==> flow/design.v (excerpt) <==
module bolt_exec(
    input logic clk,
    input logic rst,  
    input logic [31:0] instr,  
    input logic [31:0] rs1,  
    input logic [31:0] rs2,  
    input logic [31:0] pc,  
    output logic [31:0] result,  
    output logic [31:0] next_pc,  
    output logic branch,  
    output logic reg_wr,  
    output logic mem_wr,  
    output logic mem_rd  
);
    logic cmem_wr, cbr, cmem_rd, creg_wr, cmem_reg, cop_b;
    logic [2:0] cop_a;
    logic [5:0] calu_op;
    logic i_type, r_type, s_type, sb_type, u_type, uj_type;
    logic [31:0] imm;
    logic cond;
    control u_control (
        .op_cc(instr[6:0]), .fun3_c(instr[14:12]), .fun7_c(instr[31:25]), .calu_br(cond),
        .cmem_wr(cmem_wr), .cbr(cbr), .cmem_rd(cmem_rd), .creg_wr(creg_wr), .cmem_reg(cmem_reg),
        .calu_op(calu_op), .cop_a(cop_a), .cop_b(cop_b),
        .i_type(i_type), .r_type(r_type), .s_type(s_type), .sb_type(sb_type), .u_type(u_type),
        .uj_type(uj_type)
    );
    imm_gen u_imm_gen (.instr(instr), .imm(imm));
    alu u_alu (
        .clk(clk), .rst(rst), .aop_a(rs1), .aop_b(rs2), .aimm(imm), .alu_op(calu_op), .apc(pc),
        .cond(cond), .branch(branch), .result(result)
    );
    ifu u_ifu (
        .ibranch(cbr), .i_typej(calu_op == 6'd39), .sb_type(sb_type), .uj_type(calu_op == 6'd40),
  ...
Size in the first run: roughly 4700 cells after synthesis, roughly 68 flip-flops, roughly 200 I/O pins, roughly 24000 sq um of cells after synthesis.
==> flow/config.mk <==
export PLATFORM = sky130hd
export DESIGN_NAME = bolt_exec
export DESIGN_NICKNAME = bolt_exec
export VERILOG_FILES = /design/flow/design.v
export SDC_FILE = /design/flow/constraint.sdc
export NUM_CORES = 4
export LEC_CHECK = 0
export ABC_AREA = 1
export CAP_MARGIN = 20
export CORE_MARGIN = 2
export CORE_UTILIZATION = 72
export PLACE_DENSITY_LB_ADDON = 0.27
export SETUP_SLACK_MARGIN = 0.91
export SLEW_MARGIN = 20
==> flow/constraint.sdc <==
create_clock -name core_clock -period 6.22 [get_ports {clk}]
set_input_delay 1.2440 -clock core_clock [delete_from_list [all_inputs] [get_ports {clk}]]
set_output_delay 1.2440 -clock core_clock [all_outputs]
set_load 0.01 [all_outputs]
run.sh (not shown) runs the stock make flow with config.mk's settings and CLKGATE_MAP_FILE=.
The starting point failed in global routing (5_1_grt).
Then changed:
==> flow/config.mk (replaced) <==
export PLATFORM = sky130hd
export DESIGN_NAME = bolt_exec
export DESIGN_NICKNAME = bolt_exec
export VERILOG_FILES = /design/flow/design.v
export SDC_FILE = /design/flow/constraint.sdc
export NUM_CORES = 4
export LEC_CHECK = 0
export CAP_MARGIN = 20
export CORE_MARGIN = 2
export CORE_UTILIZATION = 58
export SETUP_SLACK_MARGIN = -0.53
export SLEW_MARGIN = 20
==> flow/constraint.sdc (replaced) <==
create_clock -name core_clock -period 5.39 [get_ports {clk}]
set_input_delay 1.0780 -clock core_clock [delete_from_list [all_inputs] [get_ports {clk}]]
set_output_delay 1.0780 -clock core_clock [all_outputs]
set_load 0.01 [all_outputs]
The new run failed in global routing (5_1_grt).
Synthesized area climbs by about 3.6%.
Die size is higher by 28%.
Synthesized cell count is lower by 18%.
Then changed:
--- a/flow/config.mk
+++ b/flow/config.mk
@@ -8,5 +8,5 @@
 export CAP_MARGIN = 20
 export CORE_MARGIN = 2
-export CORE_UTILIZATION = 58
-export SETUP_SLACK_MARGIN = -0.53
+export CORE_UTILIZATION = 28
+export SETUP_SLACK_MARGIN = 0.5
 export SLEW_MARGIN = 20
==> flow/constraint.sdc (replaced) <==
create_clock -name core_clock -period 6.11 [get_ports {clk}]
set_input_delay 1.2220 -clock core_clock [delete_from_list [all_inputs] [get_ports {clk}]]
set_output_delay 1.2220 -clock core_clock [all_outputs]
set_load 0.01 [all_outputs]
Effect: The new run ran to the end with no violations. Synthesized cell count is unchanged. Die area climbs by 100%. Area after synthesis is unchanged.
Then changed:
--- a/flow/config.mk
+++ b/flow/config.mk
@@ -8,5 +8,5 @@
 export CAP_MARGIN = 20
 export CORE_MARGIN = 2
-export CORE_UTILIZATION = 28
-export SETUP_SLACK_MARGIN = 0.5
+export CORE_UTILIZATION = 40
+export SETUP_SLACK_MARGIN = -0.46
 export SLEW_MARGIN = 20
==> flow/constraint.sdc (replaced) <==
create_clock -name core_clock -period 4.5 [get_ports {clk}]
set_input_delay 0.9000 -clock core_clock [delete_from_list [all_inputs] [get_ports {clk}]]
set_output_delay 0.9000 -clock core_clock [all_outputs]
set_load 0.01 [all_outputs]
Result: This time the run completed, yet does not pass: setup timing; register-to-register slack is worse by 1500 ps; routed wire length drops by 1.7%; power climbs by 46%; non-clock buffer count climbs by 641.
Then changed:
--- a/flow/config.mk
+++ b/flow/config.mk
@@ -8,5 +8,6 @@
 export CAP_MARGIN = 20
 export CORE_MARGIN = 2
-export CORE_UTILIZATION = 40
-export SETUP_SLACK_MARGIN = -0.46
+export CORE_UTILIZATION = 58
+export SETUP_SLACK_MARGIN = 1.49
 export SLEW_MARGIN = 20
+export TNS_END_PERCENT = 5
==> flow/constraint.sdc (replaced) <==
create_clock -name core_clock -period 7.99 [get_ports {clk}]
set_input_delay 1.5980 -clock core_clock [delete_from_list [all_inputs] [get_ports {clk}]]
set_output_delay 1.5980 -clock core_clock [all_outputs]
set_load 0.01 [all_outputs]
This time the run died in global routing (5_1_grt).
Synthesized cell count is unchanged.
Die area is lower by 31%.
Synthesized area does not change.
Then changed:
--- a/flow/config.mk
+++ b/flow/config.mk
@@ -8,6 +8,6 @@
 export CAP_MARGIN = 20
 export CORE_MARGIN = 2
-export CORE_UTILIZATION = 58
-export SETUP_SLACK_MARGIN = 1.49
+export CORE_UTILIZATION = 50
+export SETUP_SLACK_MARGIN = 0.5
 export SLEW_MARGIN = 20
-export TNS_END_PERCENT = 5
+export TNS_END_PERCENT = 35
==> flow/constraint.sdc (replaced) <==
create_clock -name core_clock -period 5.64 [get_ports {clk}]
set_input_delay 1.1280 -clock core_clock [delete_from_list [all_inputs] [get_ports {clk}]]
set_output_delay 1.1280 -clock core_clock [all_outputs]
set_load 0.01 [all_outputs]
Effect: The new run stopped in global routing (5_1_grt); synthesized cell count does not change; die area grows by about a fifth; area after synthesis does not change.
Power and IR drop assume default switching activity.
